==> flow/design.v (excerpt) <==
module testpc(
	clock,   
	reset,   
	pc,   
	instruction,   
	mem_data,   
	mem_addr,   
	mem_wdata,   
	mwrite_enable,
	mread_enable,
	regwrite_enable,   
	write_addr,   
	reg_write_data   
	);
==> flow/config.mk <==
export PLATFORM = sky130hd
export DESIGN_NAME = testpc
export DESIGN_NICKNAME = testpc
export VERILOG_FILES = /design/flow/design.v
export SDC_FILE = /design/flow/constraint.sdc
export NUM_CORES = 4
export LEC_CHECK = 0
export ABC_AREA = 1
export CAP_MARGIN = 20
export CORE_MARGIN = 2
export CORE_UTILIZATION = 66
export CTS_CLUSTER_DIAMETER = 174
export CTS_CLUSTER_SIZE = 97
export PLACE_DENSITY = 0.36
export SLEW_MARGIN = 20
export TNS_END_PERCENT = 10
==> flow/constraint.sdc <==
create_clock -name core_clock -period 8.77 [get_ports {clock}]
set_input_delay 1.7540 -clock core_clock [delete_from_list [all_inputs] [get_ports {clock}]]
set_output_delay 1.7540 -clock core_clock [all_outputs]
set_load 0.01 [all_outputs]
run.sh (not shown) runs the stock make flow with config.mk's settings and CLKGATE_MAP_FILE=.
The baseline produced a layout that fails on setup timing.
Next try:
Settings changed: ABC_AREA 1 to not set, CORE_UTILIZATION 66 to 40, CTS_CLUSTER_DIAMETER 174 to not set, CTS_CLUSTER_SIZE 97 to not set, PLACE_DENSITY 0.36 to not set, TNS_END_PERCENT 10 to not set.
Clock period 8.77 ns to 15.4 ns, I/O delays scaled along.
What happened: With this change the flow ran to the end with no violations. Synthesized cell count is lower by a quarter to a third. Via count decreases by a quarter to a third. Total power falls by well over a third. Clock-buffer cell count goes up by 2. Worst setup slack is better by 2500 ps. Combinational power is lower by well over a third. Non-clock buffer count decreases by 135.
Next try:
Settings changed: CORE_UTILIZATION 40 to 25.
Clock period 15.4 ns to 15.8 ns, I/O delays scaled along.
Outcome: Clock power went down by 7.1%. Via count falls by 0.59%. Total power is lower by 2.7%. Clock-buffer cell count fell by 1.
Next try:
Settings changed: CORE_UTILIZATION 25 to 40.
Clock period 15.8 ns to 16.0 ns, I/O delays scaled along.
First-iteration DRC count goes down by 12%.
Clock skew barely changes.
Sequential power drops by about 2%.
Global-route usage goes up by 8.8 points.
Die area goes down by 37%.
Final cell count shrinks by 12%.
Final area falls by 2.3%.


testpc again, from the RTL that the note above started with.
make LEC_CHECK=0 ABC_AREA=1 CAP_MARGIN=20 CORE_MARGIN=2 CORE_UTILIZATION=72 CTS_CLUSTER_DIAMETER=336 CTS_CLUSTER_SIZE=97 PLACE_DENSITY=0.41 SLEW_MARGIN=20 TNS_END_PERCENT=5 finish   # period 10.7 ns
The baseline died in global routing (5_1_grt).
Edit:
- ABC_AREA: 1 -> default
- CORE_UTILIZATION: 72 -> 40
- CTS_CLUSTER_DIAMETER: 336 -> default
- CTS_CLUSTER_SIZE: 97 -> default
- PLACE_DENSITY: 0.41 -> default
- TNS_END_PERCENT: 5 -> default
- clock period: 10.7 -> 15.8 ns (I/O delays scaled with it)
Now the flow went through all stages and came out clean.
Synthesized cell count went down by a quarter to a third.
Die area goes up by well over a third.
Synthesized area fell by a few percent.
Edit:
- ABC_AREA: default -> 1
- CORE_UTILIZATION: 40 -> 68
- CTS_CLUSTER_SIZE: default -> 39
- HOLD_SLACK_MARGIN: default -> 0.3
- clock period: 15.8 -> 10.7 ns (I/O delays scaled with it)
- Now the flow completed, yet does not pass: setup timing
- power grows by well over a third
- synthesized cell count rose by a quarter to a third
- core utilization climbs by 40 points
- design area climbs by roughly a tenth
- clock skew went down by 0.0072 ns
Edit:
- ABC_AREA: 1 -> default
- HOLD_SLACK_MARGIN: 0.3 -> default
- clock period: 10.7 -> 12.2 ns (I/O delays scaled with it)
The new run ran to the end with violations: setup timing.
Area after synthesis is lower by about 4%.
Worst hold slack is better by 0.028 ns.
Non-clock buffer count is lower by 41.
Total power is lower by 3.2%.
Setup slack is better by 0.39 ns.
Combinational power is higher by about 2%.
Edit:
- ABC_AREA: default -> 1
- CORE_UTILIZATION: 68 -> 72
- HOLD_SLACK_MARGIN: default -> 0.3
- PLACE_DENSITY: default -> 0.7
- clock period: 12.2 -> 11.5 ns (I/O delays scaled with it)
Result:
- The new run died in global routing (5_1_grt), error GRT-0116
- synthesized area went up by 4.0%
- die size is lower by 1.7%
- synthesized cell count rises by 32%


testpc again, from the RTL that the note above started with.
Settings: LEC_CHECK=0, ABC_AREA=1, CAP_MARGIN=20, CORE_MARGIN=2, CORE_UTILIZATION=72, CTS_CLUSTER_DIAMETER=247, CTS_CLUSTER_SIZE=37, PLACE_DENSITY_LB_ADDON=0.26, SETUP_SLACK_MARGIN=-0.83, SLEW_MARGIN=20; clock period 10.1 ns.
The first run failed in global routing (GRT-0116).
Rerun with:
ABC_AREA = unset   (was 1)
CORE_UTILIZATION = 59   (was 72)
CTS_CLUSTER_DIAMETER = unset   (was 247)
CTS_CLUSTER_SIZE = unset   (was 37)
PLACE_DENSITY_LB_ADDON = unset   (was 0.26)
SETUP_SLACK_MARGIN = 2.56   (was -0.83)
clock period = 9.28 ns   (was 10.1 ns; I/O delays follow)
Outcome:
- The new run finished but failed the layout checks on negative setup slack
- synthesized area came out lower by a few percent
- die size came out higher by about a fifth
- synthesized cell count came out lower by a quarter to a third


testpc again, from the RTL that the note above started with.
Settings: LEC_CHECK=0, ABC_AREA=1, CAP_MARGIN=20, CELL_PAD_IN_SITES_GLOBAL_PLACEMENT=0, CORE_MARGIN=2, CORE_UTILIZATION=59, CTS_CLUSTER_DIAMETER=315, CTS_CLUSTER_SIZE=98, PLACE_DENSITY_LB_ADDON=0.04, SLEW_MARGIN=20; clock period 16.0 ns.
==> next run, changes <==
Settings changed: ABC_AREA 1 to default, CELL_PAD_IN_SITES_GLOBAL_PLACEMENT 0 to default, CORE_ASPECT_RATIO from default to 1.85, CORE_UTILIZATION 59 to 40, CTS_CLUSTER_DIAMETER 315 to default, CTS_CLUSTER_SIZE 98 to default, HOLD_SLACK_MARGIN from default to 0.26, PLACE_DENSITY from default to 0.94, PLACE_DENSITY_LB_ADDON 0.04 to default, SETUP_SLACK_MARGIN from default to -0.82, TNS_END_PERCENT from default to 55.
The new run reached the layout checks and failed them: setup timing.
Final area shrinks by 1.2%.
Count of clock-buffer cells in the layout shrinks by 2.
Utilization shrinks by 22 points.
Power grows by 15%.
Sequential share of layout area grows by 0.33 points.
Setup slack got worse by 640 ps.
Area after synthesis shrinks by 3.9%.
Global-route usage shrinks by 12 points.


Setup of build 72:
testpc again, from the RTL that the note above started with.
Settings: LEC_CHECK=0, ABC_AREA=1, CAP_MARGIN=20, CELL_PAD_IN_SITES_GLOBAL_PLACEMENT=1, CORE_MARGIN=5, CORE_UTILIZATION=32, CTS_CLUSTER_DIAMETER=351, CTS_CLUSTER_SIZE=54, GPL_ROUTABILITY_DRIVEN=0, MAX_ROUTING_LAYER=met5, PLACE_DENSITY_LB_ADDON=0.11, SLEW_MARGIN=20; clock period 20.8 ns.
No stage failed in build 72, and the final checks on the layout all came back clean.
diff inputs: build 72 => build 88
Settings: removing PLACE_DENSITY_LB_ADDON (formerly 0.11); removing GPL_ROUTABILITY_DRIVEN (formerly 0); removing ABC_AREA (formerly 1); setting SETUP_SLACK_MARGIN to -0.66 for the first time; removing MAX_ROUTING_LAYER (formerly met5); removing CELL_PAD_IN_SITES_GLOBAL_PLACEMENT (formerly 1); removing CTS_CLUSTER_SIZE (formerly 54); removing CTS_CLUSTER_DIAMETER (formerly 351); changing CORE_UTILIZATION from 32 to 68; changing CORE_MARGIN from 5 to 2; changing the clock period (ns, I/O delays scaled along) from 20.8 to 11.0.
Findings:
Final checks on build 88, whose flow otherwise completed, came back failing, citing negative setup slack.
Against build 72 as the reference, build 88 delivers a higher synthesis-to-finish area growth.
Taking build 72 as the reference point, the worst path arrival time of build 88 falls by 4950 ps.
Detailed route wirelength on metal2 | build 88 below build 72
Between build 72 and build 88, the antenna cell count figures differ only marginally.
Diff build 72 -> build 88: number of buffers on the longest clock path held; final net count has decreased; die size fell 57%; wire length per cell after detailed routing rose by 20%.
Build 88 against build 72; final instance count without filler cells is down by more than 10%.
Modified inputs, build 75 compared to build 88
Settings: putting HOLD_SLACK_MARGIN at 0.27 where nothing was set; putting CTS_CLUSTER_SIZE at 39 where nothing was set; putting ABC_AREA at 1 where nothing was set; clearing SETUP_SLACK_MARGIN, which used to be -0.66; swapping 11.0 for 8.77 in the clock period (ns, I/O delays scaled along).
Going from build 88 to build 75, weighted congestion reported at the end of routability-driven placement grew by more than 10%. Across both runs, area after synthesis was higher for build 75 than for build 88. Aoi/oai-family share of the synthesized area: build 88 and build 75 compared, higher one is build 88. Compared with build 88, build 75 shows cell count after placement higher by about 28%. In the summary table, build 75 is marked failed, with error GRT-0116 raised in global routing. Compared with build 88, in build 75 chip area moved up, initial core utilization level, post-detailed-placement cell area moved up. Per the comparison of build 75 with build 88, post-synthesis simple-gate area fraction has increased, chip area estimate from yosys synthesis has increased, xor-xnor portion of the synthesized cell area has increased, row count has increased.
Edits applied to the flow inputs when going from build 75 to build 80:
Settings: CTS_CLUSTER_DIAMETER now 297, previously not set; HOLD_SLACK_MARGIN no longer set, was 0.27; CORE_UTILIZATION now 66, was 68; CORE_ASPECT_RATIO now 0.5, previously not set; CTS_CLUSTER_SIZE now 97, was 39; PLACE_DENSITY now 0.36, previously not set; TNS_END_PERCENT now 10, previously not set; SETUP_SLACK_MARGIN now 2.6, previously not set.
### Flow results
In the summary table, build 80 is marked failed, with error GRT-0232 raised in global routing.
Build 80 vs build 75: die size up by a few percent
Total cell area at the placement stage, build 75 and build 80: higher on build 80
Sort build 75 and build 80 by die height, descending, and build 75 comes first.
Share of the core filled by cells before placement: build 80 < build 75


testpc again, from the RTL that the note above started with.
Settings: LEC_CHECK=0, ABC_AREA=1, CAP_MARGIN=20, CORE_MARGIN=2, CORE_UTILIZATION=72, CTS_CLUSTER_SIZE=73, HOLD_SLACK_MARGIN=-0.08, PLACE_DENSITY=0.79, SLEW_MARGIN=20, TNS_END_PERCENT=5; clock period 10.5 ns.
The starting point never finished: it broke off in global routing.
Then changed:
Settings changed: ABC_AREA 1 to not set, CTS_CLUSTER_SIZE 73 to not set.
Clock period 10.5 ns to 13.7 ns, I/O delays scaled along.
After rerunning: The changed run finished with setup timing left; die area went down by 3.8%; area after synthesis decreases by about 4%; synthesized cell count came out lower by about 24%.
Power and IR drop assume default switching activity.
